oak:
// design_5
module design_5 #(parameter width = 8, parameter cwidth =4)(
  input [width-1:0] OPA, OPB,
  input CLK, RST, CE, MODE, CIN,
  input [1:0] INP_VALID,
  input [cwidth-1:0] CMD,
  output reg [2*width:0] RES,
  output reg OFLOW,
  output reg COUT,
  output reg G,
  output reg L,
  output reg E,
  output reg ERR
);
reg [2*width:0] temp;
reg [2*width:0] next_RES;
reg next_COUT, next_OFLOW, next_G, next_L, next_E, next_ERR;
localparam CMD_ADD = 4'b0000;
localparam CMD_SUB = 4'b0001;
localparam CMD_ADD_CIN = 4'b0010;
localparam CMD_SUB_CIN = 4'b0011;
localparam CMD_EGL = 4'b1000;
localparam CMD_INC_MUL = 4'b1001;
localparam CMD_SHIFT_MUL = 4'b1010;
localparam CMD_SI_UNSI_ADD = 4'b1011;
localparam CMD_SI_UNSI_SUB = 4'b1100;
localparam CMD_INC_A = 4'b0100;
localparam CMD_DEC_A = 4'b0101;
localparam CMD_INC_B = 4'b0110;
localparam CMD_DEC_B = 4'b0111;
localparam CMD_AND = 4'b0000;
localparam CMD_NAND = 4'b0001;
localparam CMD_OR = 4'b0010;
localparam CMD_NOR = 4'b0011;
localparam CMD_XOR = 4'b0100;
localparam CMD_XNOR = 4'b0101;
  ...
Size: roughly 1,400 cells after synthesis, about 46 flip-flops, about 0.011 sq mm of cells after synthesis.
clock: 10.0 ns
lec_check: 0
cap_margin: 20
cell_pad_in_sites_global_placement: 3
core_aspect_ratio: 0.62
core_margin: 10
core_utilization: 45
cts_cluster_diameter: 238
cts_cluster_size: 75
gpl_timing_driven: 0
min_routing_layer: met2
place_density_lb_addon: 0.1
slew_margin: 20
tns_end_percent: 90
run.sh (not shown) runs the stock make flow with config.mk's settings and CLKGATE_MAP_FILE=.
Seen in the log of oak: FLW-0024 during 3_3_place_gp, after which the run never completed.
## Diff of input files: pine against oak
Settings: CORE_MARGIN changed from 10 to 2; HOLD_SLACK_MARGIN newly set to -0.09; CORE_UTILIZATION changed from 45 to 66; GPL_TIMING_DRIVEN removed (was 0); CORE_ASPECT_RATIO removed (was 0.62); TNS_END_PERCENT removed (was 90); PLACE_DENSITY_LB_ADDON removed (was 0.1); CELL_PAD_IN_SITES_GLOBAL_PLACEMENT removed (was 3); CTS_CLUSTER_SIZE removed (was 75); MIN_ROUTING_LAYER removed (was met2); CTS_CLUSTER_DIAMETER removed (was 238); the clock period (ns, I/O delays scaled along) changed from 10.0 to 5.97.
### Flow results
- Although pine finished all stages, its layout failed final checks on capacitance limit, slew limit, setup timing.
- No final results exist for oak, since it was stopped by error FLW-0024 during 3_3_place_gp.
- Post-synth design cell area essentially unchanged between oak and pine.
- Die boundary height in pine vs oak: down 9.9 um
- Side by side, starting density of the core turned out higher in pine than in oak.
- Diff oak -> pine | die area | down by more than a quarter
- Fraction of synthesis flops using an asynchronous set or reset pin: pine vs oak identical
- Chip area line of the yosys report: oak vs pine identical
- Relative to oak, the core footprint of pine is lower by 32%.
#### Input delta (birch over pine)
Settings: an added CTS_CLUSTER_DIAMETER of 31; a change of CORE_UTILIZATION from 66 to 70; an added CTS_CLUSTER_SIZE of 32.
==> comparison <==
Among pine and birch, the run that stopped before the end is birch, and it is the only one.
From pine to birch the numbers moved as follows: number of setup buffers added after CTS moved down; total die size decreased by 5.5% relative to the old numbers; placeable core region decreased by about 5% relative to the old numbers; cell count after synthesis roughly the same.
In birch, floorplan core density is higher than in pine.
Post-cts repair resize count (pine / birch): 0.945
In birch, the number of rows created at floorplan came out 2.1% below the value in pine.
From pine to birch the numbers moved as follows: area after detailed placement did not really move, width of the die shrank by about 2.8%, area share of xor/xnor cells in the synthesized design ~0 delta, setup slack after placement higher.
For maple, these inputs were changed with respect to birch:
Settings: CTS_CLUSTER_SIZE removed (was 32); PLACE_DENSITY newly set to 0.39; CTS_CLUSTER_DIAMETER removed (was 31); CORE_UTILIZATION changed from 70 to 72; ABC_AREA newly set to 1; HOLD_SLACK_MARGIN removed (was -0.09); the clock period (ns, I/O delays scaled along) changed from 5.97 to 5.47.
## What came out
- Looking at total cell area at the placement stage, maple sits below birch.
- [compare] base=birch new=maple: placeable core region moved down, gate count of the mapped netlist moved up.
- maple against birch; die area is down by a few percent.
- maple vs birch: number of setup buffers added after CTS up in maple
- maple: aborted in 5_1_grt (tool error)

---

Setup of lane 1:
design_5 again, from the RTL that the note above started with.
## design_5
module design_5 #(parameter width = 8, parameter cwidth =4)(
  input [width-1:0] OPA, OPB,
  input CLK, RST, CE, MODE, CIN,
  input [1:0] INP_VALID,
  input [cwidth-1:0] CMD,
  output reg [2*width:0] RES,
  output reg OFLOW,
  output reg COUT,
  output reg G,
  output reg L,
  output reg E,
  output reg ERR
);
reg [2*width:0] temp;
reg [2*width:0] next_RES;
reg next_COUT, next_OFLOW, next_G, next_L, next_E, next_ERR;
localparam CMD_ADD = 4'b0000;
localparam CMD_SUB = 4'b0001;
localparam CMD_ADD_CIN = 4'b0010;
localparam CMD_SUB_CIN = 4'b0011;
localparam CMD_EGL = 4'b1000;
localparam CMD_INC_MUL = 4'b1001;
localparam CMD_SHIFT_MUL = 4'b1010;
localparam CMD_SI_UNSI_ADD = 4'b1011;
localparam CMD_SI_UNSI_SUB = 4'b1100;
localparam CMD_INC_A = 4'b0100;
localparam CMD_DEC_A = 4'b0101;
localparam CMD_INC_B = 4'b0110;
localparam CMD_DEC_B = 4'b0111;
localparam CMD_AND = 4'b0000;
localparam CMD_NAND = 4'b0001;
localparam CMD_OR = 4'b0010;
localparam CMD_NOR = 4'b0011;
localparam CMD_XOR = 4'b0100;
localparam CMD_XNOR = 4'b0101;
localparam CMD_ROL_A_B = 4'b1100;
localparam CMD_ROR_A_B = 4'b1101;
localparam CMD_NOT_A = 4'b0110;
localparam CMD_SHR1_A = 4'b1000;
localparam CMD_SHLI_A = 4'b1001;
localparam CMD_NOT_B = 4'b0111;
localparam CMD_SHR1_B = 4'b1010;
localparam CMD_SHL1_B = 4'b1011;
wire [2:0] amount;
assign amount = OPB[2:0];
always@(posedge CLK or posedge RST)
begin
    if(RST)begin
        next_RES <= 'b0;
        next_COUT <= 1'b0;
        next_OFLOW <= 1'b0;
        next_G <= 1'b0;
        next_E <= 1'b0;
        next_L <= 1'b0;
        next_ERR <= 1'b0;
    end
    else if(CE)
    begin
        if(INP_VALID == 2'b00)
        begin
            next_RES <= 'b0;
            next_COUT <= 1'b0;
            next_OFLOW <= 1'b0;
            next_G <= 1'b0;
            next_E <= 1'b0;
            next_L <= 1'b0;
            next_ERR <= 1'b0;
        end
        else if(INP_VALID ==2'b11)
        begin
  ...
clock: 5.81 ns
lec_check: 0
cap_margin: 20
cell_pad_in_sites_detail_placement: 0
core_margin: 2
core_utilization: 55
gpl_routability_driven: 1
gpl_timing_driven: 1
hold_slack_margin: -0.08
max_routing_layer: met5
setup_slack_margin: -0.55
slew_margin: 40
tns_end_percent: 80
The flow completed for lane 1, but it is not clean: the layout still shows negative setup slack.
[inputs] lane 2 vs lane 1
- CORE_UTILIZATION changed from 55 to 60
- CTS_CLUSTER_SIZE newly set to 91
- PLACE_DENSITY newly set to 0.37
- CTS_CLUSTER_DIAMETER newly set to 145
- GPL_TIMING_DRIVEN changed from 1 to 0
- GPL_ROUTABILITY_DRIVEN changed from 1 to 0
- the clock period (ns, I/O delays scaled along) changed from 5.81 to 7.21
Results
Nothing crashed in lane 2 and all stages finished; the problem is that the final layout failed, the offending checks being negative setup slack. Worst setup margin, lane 2 and lane 1: lower on lane 2. Lane 2 vs lane 1 on combinational fraction of the cell area: lane 2 is the higher one. Floorplan check, lane 2 vs lane 1: die outline smaller in lane 2. [compare] base=lane 1 new=lane 2: smallest hold slack fell 0.019 ns; area growth from synthesis to layout saw a decrease; final standard cell count with taps included and fillers excluded -8.3%.

---

design_5 again, from the RTL that the note above started with.
clock: 7.57 ns
lec_check: 0
cap_margin: 20
core_margin: 2
core_utilization: 56
slew_margin: 20
Next try:
- CORE_UTILIZATION: 56 -> 64
- clock period: 7.57 -> 6.3 ns (I/O delays scaled with it)
What happened:
- The changed run ran to the end with violations: negative setup slack
- sequential power climbs by about 22%
- combinational power rose by about 60%
- wire length rises by 21%
- final area climbs by about 9%
- clock power is higher by about 40%
- sequential cell count stays the same
- worst hold slack gains 0.023 ns
Next try:
- CELL_PAD_IN_SITES_GLOBAL_PLACEMENT: default -> 3
- CORE_UTILIZATION: 64 -> 40
- GPL_TIMING_DRIVEN: default -> 0
- clock period: 6.3 -> 8.0 ns (I/O delays scaled with it)
Outcome:
- The new run completed with no timing, DRC or antenna violations
- final area goes down by 5.8%
- utilization falls by 32 points
- non-clock buffer count shrinks by 88
- power went down by 35%
- register-to-register slack is better by 1.6 ns
- worst setup slack is better by 0.29 ns
- cell count climbs by 3.7%
- via count shrinks by 15%
- wire length drops by 4.3%
- die area rises by 58%
- critical path depth is higher by 1
Next try:
- ABC_AREA: default -> 1
- CAP_MARGIN: 20 -> 10
- CORE_UTILIZATION: 40 -> 17
- GPL_ROUTABILITY_DRIVEN: default -> 0
- HOLD_SLACK_MARGIN: default -> 0.16
- MIN_ROUTING_LAYER: default -> met2
- PLACE_DENSITY_LB_ADDON: default -> 0.29
- TNS_END_PERCENT: default -> 40
Area after synthesis shrinks by 1.9%.
Worst setup slack gains 0.21 ns.
Via count climbs by 50%.
Design area came out higher by 2.2%.
Sequential power goes down by about 1%.
Register-to-register slack improved by 0.59 ns.
Core utilization went down by 25 points.

---

## build 27
The RTL this note starts from:
==> flow/design.v <==
module design_5 #(parameter width = 8, parameter cwidth =4)(
  input [width-1:0] OPA, OPB,
  input CLK, RST, CE, MODE, CIN,
  input [1:0] INP_VALID,
  input [cwidth-1:0] CMD,
  output reg [2*width:0] RES,
  output reg OFLOW,
  output reg COUT,
  output reg G,
  output reg L,
  output reg E,
  output reg ERR
);
reg [2*width:0] temp;
reg [2*width:0] next_RES;
reg next_COUT, next_OFLOW, next_G, next_L, next_E, next_ERR;
localparam CMD_ADD = 4'b0000;
localparam CMD_SUB = 4'b0001;
localparam CMD_ADD_CIN = 4'b0010;
localparam CMD_SUB_CIN = 4'b0011;
localparam CMD_EGL = 4'b1000;
localparam CMD_INC_MUL = 4'b1001;
localparam CMD_SHIFT_MUL = 4'b1010;
localparam CMD_SI_UNSI_ADD = 4'b1011;
localparam CMD_SI_UNSI_SUB = 4'b1100;
localparam CMD_INC_A = 4'b0100;
localparam CMD_DEC_A = 4'b0101;
localparam CMD_INC_B = 4'b0110;
localparam CMD_DEC_B = 4'b0111;
localparam CMD_AND = 4'b0000;
localparam CMD_NAND = 4'b0001;
localparam CMD_OR = 4'b0010;
localparam CMD_NOR = 4'b0011;
localparam CMD_XOR = 4'b0100;
localparam CMD_XNOR = 4'b0101;
localparam CMD_ROL_A_B = 4'b1100;
localparam CMD_ROR_A_B = 4'b1101;
localparam CMD_NOT_A = 4'b0110;
localparam CMD_SHR1_A = 4'b1000;
localparam CMD_SHLI_A = 4'b1001;
localparam CMD_NOT_B = 4'b0111;
localparam CMD_SHR1_B = 4'b1010;
localparam CMD_SHL1_B = 4'b1011;
wire [2:0] amount;
assign amount = OPB[2:0];
always@(posedge CLK or posedge RST)
begin
    if(RST)begin
        next_RES <= 'b0;
        next_COUT <= 1'b0;
        next_OFLOW <= 1'b0;
        next_G <= 1'b0;
        next_E <= 1'b0;
        next_L <= 1'b0;
        next_ERR <= 1'b0;
    end
    else if(CE)
    begin
        if(INP_VALID == 2'b00)
        begin
            next_RES <= 'b0;
            next_COUT <= 1'b0;
            next_OFLOW <= 1'b0;
            next_G <= 1'b0;
            next_E <= 1'b0;
            next_L <= 1'b0;
            next_ERR <= 1'b0;
        end
        else if(INP_VALID ==2'b11)
        begin
            next_RES <= 'b0;
            next_COUT <= 1'b0;
            next_OFLOW <= 1'b0;
            next_G <= 1'b0;
            next_E <= 1'b0;
            next_L <= 1'b0;
            next_ERR <= 1'b0;
            if(MODE)begin
                case(CMD)
                    CMD_ADD:
                    begin
                        temp = OPA + OPB;
                        next_RES <= temp;
                        next_COUT <= temp[width];
                    end
                    CMD_SUB:
                    begin
                        next_OFLOW <= (OPA<OPB)?1'b1:1'b0;
                        next_RES <= OPA-OPB;
                    end
                    CMD_ADD_CIN:
                    begin
                        temp = OPA + OPB + CIN;
                        next_RES <= temp;
                        next_COUT <= temp[width];
                    end
                    CMD_SUB_CIN:
                    begin
                        next_OFLOW <= (OPA<OPB)?1'b1:1'b0;
                        next_RES <= OPA-OPB-CIN;
                    end
                    CMD_EGL:
                    begin
                        next_RES <= 'b0;
                        if(OPA==OPB)
                        begin
                            next_E <= 1'b1;
                            next_G <= 1'b0;
                            next_L <= 1'b0;
                        end
                        else if(OPA>OPB)
                        begin
                            next_E <= 1'b0;
                            next_G <= 1'b1;
                            next_L <= 1'b0;
                        end
                        else
                        begin
                            next_E <= 1'b0;
                            next_G <= 1'b0;
                            next_L <= 1'b1;
                        end
                    end
                    CMD_INC_MUL:
                    begin
                        temp = (OPA+1) * (OPB+1);
                        next_RES <= temp;
                        next_COUT <= temp[2*width];
                    end
                    CMD_SHIFT_MUL:
                    begin
                        temp =(OPA<<1)*OPB;
                        next_RES <= temp;
                        next_COUT <= temp[2*width];
                    end
                    CMD_SI_UNSI_ADD:
                    begin
                        temp = $signed(OPA) + $signed(OPB);
                        next_RES <= temp;
                        next_COUT <= temp[width];
                        next_OFLOW <= ((OPA[width-1] == OPB[width-1]) && (temp[width-1] != OPA[width-1])) ? 1'b1 : 1'b0;
                        if($signed(OPA)==$signed(OPB))
                        begin
                            next_E <= 1'b1;
                            next_G <= 1'b0;
                            next_L <= 1'b0;
                        end
                        else if($signed(OPA)>$signed(OPB))
                        begin
                            next_E <= 1'b0;
                            next_G <= 1'b1;
                            next_L <= 1'b0;
                        end
                        else
                        begin
                            next_E <= 1'b0;
                            next_G <= 1'b0;
                            next_L <= 1'b1;
                        end
                    end
                    CMD_SI_UNSI_SUB:
                    begin
                        temp = $signed(OPA) - $signed(OPB);
                        next_RES<= temp;
                        next_COUT <= temp[width];
                       next_OFLOW <= ((OPA[width-1] != OPB[width-1]) && (temp[width-1] != OPA[width-1])) ? 1'b1 : 1'b0;
                        if($signed(OPA) == $signed(OPB))
                        begin
                            next_E <= 1'b1;
                            next_G <= 1'b0;
                            next_L <= 1'b0;
                        end
                        else if($signed(OPA) > $signed(OPB))
                        begin
                            next_E <= 1'b0;
                            next_G <= 1'b1;
                            next_L <= 1'b0;
                        end
                        else
                        begin
                            next_E <= 1'b0;
                            next_G <= 1'b0;
                            next_L <= 1'b1;
                        end
                    end
                    default:
                    begin
                        next_RES <= 'b0;
                        next_COUT <= 1'b0;
                        next_OFLOW <= 1'b0;
                        next_G <= 1'b0;
                        next_E <= 1'b0;
                        next_L <= 1'b0;
                        next_ERR <= 1'b0;
                    end
                endcase
            end
            else begin
                case(CMD)
                    CMD_AND:next_RES <= {{width*2-(width-1){1'b0}},OPA&OPB};
                    CMD_NAND:next_RES <= {{width*2-(width-1){1'b0}},~(OPA&OPB)};
                    CMD_OR:next_RES <= {{width*2-(width-1){1'b0}},OPA|OPB};
                    CMD_NOR:next_RES <= {{width*2-(width-1){1'b0}},~(OPA|OPB)};
                    CMD_XOR:next_RES <= {{width*2-(width-1){1'b0}},OPA^OPB};
                    CMD_XNOR:next_RES <= {{width*2-(width-1){1'b0}},~(OPA^OPB)};
                    CMD_ROL_A_B:
                    begin
                        if (amount == 0)
                            next_RES <= {{width*2-(width-1){1'b0}}, OPA};
                        else
                            next_RES <= {{width*2-(width){1'b0}}, (OPA << amount) | (OPA >> (width - amount))};
                        next_ERR <= (width > 3 && |OPB[width-1:3]) ? 1'b1 : 1'b0;
                    end
                    CMD_ROR_A_B:
                    begin
                        if (amount == 0)
                            next_RES <= {{width*2-(width-1){1'b0}}, OPA};
                        else
                            next_RES <= {{width*2-(width-1){1'b0}}, (OPA >> amount) | (OPA << (width - amount))};
                        next_ERR <= (width > 3 && |OPB[width-1:3]) ? 1'b1 : 1'b0;
                    end
                    default:
                    begin
                        next_RES <='b0;
                        next_COUT <= 1'b0;
                        next_OFLOW <= 1'b0;
                        next_G <= 1'b0;
                        next_E <= 1'b0;
                        next_L <= 1'b0;
                        next_ERR <= 1'b0;
                    end
                endcase
            end
        end
        else if(INP_VALID == 2'b01)
        begin
            next_RES <=  'b0;
            next_COUT <= 1'b0;
            next_OFLOW <= 1'b0;
            next_G <= 1'b0;
            next_E <= 1'b0;
            next_L <= 1'b0;
            next_ERR <= 1'b0;
            if(MODE)begin
                case(CMD)
                    CMD_INC_A:next_RES <= OPA+1;
                    CMD_DEC_A:next_RES <= OPA-1;
                    default:
                    begin
                        next_RES <= 'b0;
                        next_COUT <= 1'b0;
                        next_OFLOW <= 1'b0;
                        next_G <= 1'b0;
                        next_E <= 1'b0;
                        next_L <= 1'b0;
                        next_ERR <= 1'b0;
                    end
                endcase
            end
            else begin
                case(CMD)
                    CMD_NOT_A:next_RES <= {{width*2-(width-1){1'b0}},~OPA};
                    CMD_SHR1_A:next_RES <= {{width*2-(width-1){1'b0}},OPA>>1};
                    CMD_SHLI_A:next_RES <= {{width*2-(width-1){1'b0}},OPA<<1};
                    default:
                    begin
                        next_RES <= 'b0;
                        next_COUT <= 1'b0;
                        next_OFLOW <= 1'b0;
                        next_G <= 1'b0;
                        next_E <= 1'b0;
                        next_L <= 1'b0;
                        next_ERR <= 1'b0;
                    end
                endcase
            end
        end
        else if(INP_VALID == 2'b10)
            begin
                next_RES <= 'b0;
                next_COUT <= 1'b0;
                next_OFLOW <= 1'b0;
                next_G <= 1'b0;
                next_E <= 1'b0;
                next_L <= 1'b0;
                next_ERR <= 1'b0;
                if(MODE) begin
                    case(CMD)
                        CMD_INC_B: next_RES <= OPB + 1;
                        CMD_DEC_B: next_RES <= OPB - 1;
                        default:
                        begin
                            next_RES <= 'b0;
                            next_COUT <= 1'b0;
                            next_OFLOW <= 1'b0;
                            next_G <= 1'b0;
                            next_E <= 1'b0;
                            next_L <= 1'b0;
                            next_ERR <= 1'b0;
                        end
                    endcase
                end
                else begin
                    case(CMD)
                        CMD_NOT_B:next_RES <= {{width*2-(width-1){1'b0}},~OPB};
                        CMD_SHR1_B:next_RES <= {{width*2-(width-1){1'b0}},OPB>>1};
                        CMD_SHL1_B:next_RES <= {{width*2-(width-1){1'b0}},OPB<<1};
                        default:
                        begin
                            next_RES <= 'b0;
                            next_COUT <= 1'b0;
                            next_OFLOW <= 1'b0;
                            next_G <= 1'b0;
                            next_E <= 1'b0;
                            next_L <= 1'b0;
                            next_ERR <= 1'b0;
                        end
                    endcase
                end
        end
    end
end
always @(posedge CLK or posedge RST) begin
    if(RST) begin
        RES <= 'b0;
        COUT <= 1'b0;
        OFLOW <= 1'b0;
        G <= 1'b0;
        E <= 1'b0;
        L <= 1'b0;
        ERR <= 1'b0;
    end else if (CE) begin
        RES <= next_RES;
        COUT <= next_COUT;
        OFLOW <= next_OFLOW;
        G <= next_G;
        L <= next_L;
        E <= next_E;
        ERR <= next_ERR;
    end
end
endmodule
Settings: LEC_CHECK=0, CAP_MARGIN=20, CORE_MARGIN=2, CORE_UTILIZATION=69, CTS_CLUSTER_DIAMETER=31, CTS_CLUSTER_SIZE=50, HOLD_SLACK_MARGIN=-0.09, SLEW_MARGIN=20; clock period 5.97 ns.
Final checks on build 27, whose flow otherwise completed, came back failing, citing capacitance limit, slew limit, setup timing.
## Diff of input files: build 33 against build 27
- CTS_CLUSTER_SIZE: 50 -> unset
- CTS_CLUSTER_DIAMETER: 31 -> unset
- CORE_UTILIZATION: 69 -> 40
- HOLD_SLACK_MARGIN: -0.09 -> unset
- the clock period (ns, I/O delays scaled along): 5.97 -> 7.57
## What came out
Of build 27 and build 33, just one finished clean: build 33. Finished, but not clean: build 27, with capacitance limit, slew limit, setup timing. Build 33 against build 27: number of vias after detailed routing fell about 16%; total power fell 40%; aggregate routed wire length fell about 20%. Looking at build 27 and build 33, the maximum number of pins on one net before global-route repair is a wash.
What build 5 does differently from build 33 at the input level:
- CORE_UTILIZATION: 40 -> 16
- the clock period (ns, I/O delays scaled along): 7.57 -> 10.8
==> comparison <==
- For the chip area, build 5 came in 43000 µm² higher than build 33 did.
- Compared build 5 against build 33; clock slew at the register clock pins of the worst setup and hold paths within noise.
- Compared build 5 vs build 33, and share of the clock period used by the worst path is down in build 5.
> inputs changed (build 5 -> build 22)
- ABC_AREA now 1, previously not set
- SETUP_SLACK_MARGIN now -0.2, previously not set
- CORE_UTILIZATION now 59, was 16
- the clock period (ns, I/O delays scaled along) now 4.2, was 10.8
Findings:
| build 22 | all stages done | FAIL | setup timing |
Reported for build 22 and build 5, number of buffers created by CTS turned out identical to the last digit.
Against build 5, build 22 comes in 1400 µm higher on amount of wire on met2 after detailed routing.
Setup slack after layout: higher on build 5
Build 22 vs build 5 — final-report setup violation count rose 14.
On build 22: effective utilization at floorplan is 43 points higher than what build 5 gave.
[compare] base=build 5 new=build 22: largest net degree at the start of global routing saw a decrease; total power of the final layout went up about 240%; global-route track usage on met2 increased by 52 points relative to the old numbers.
No activity file was given, so power comes from the tool's default toggle rates.
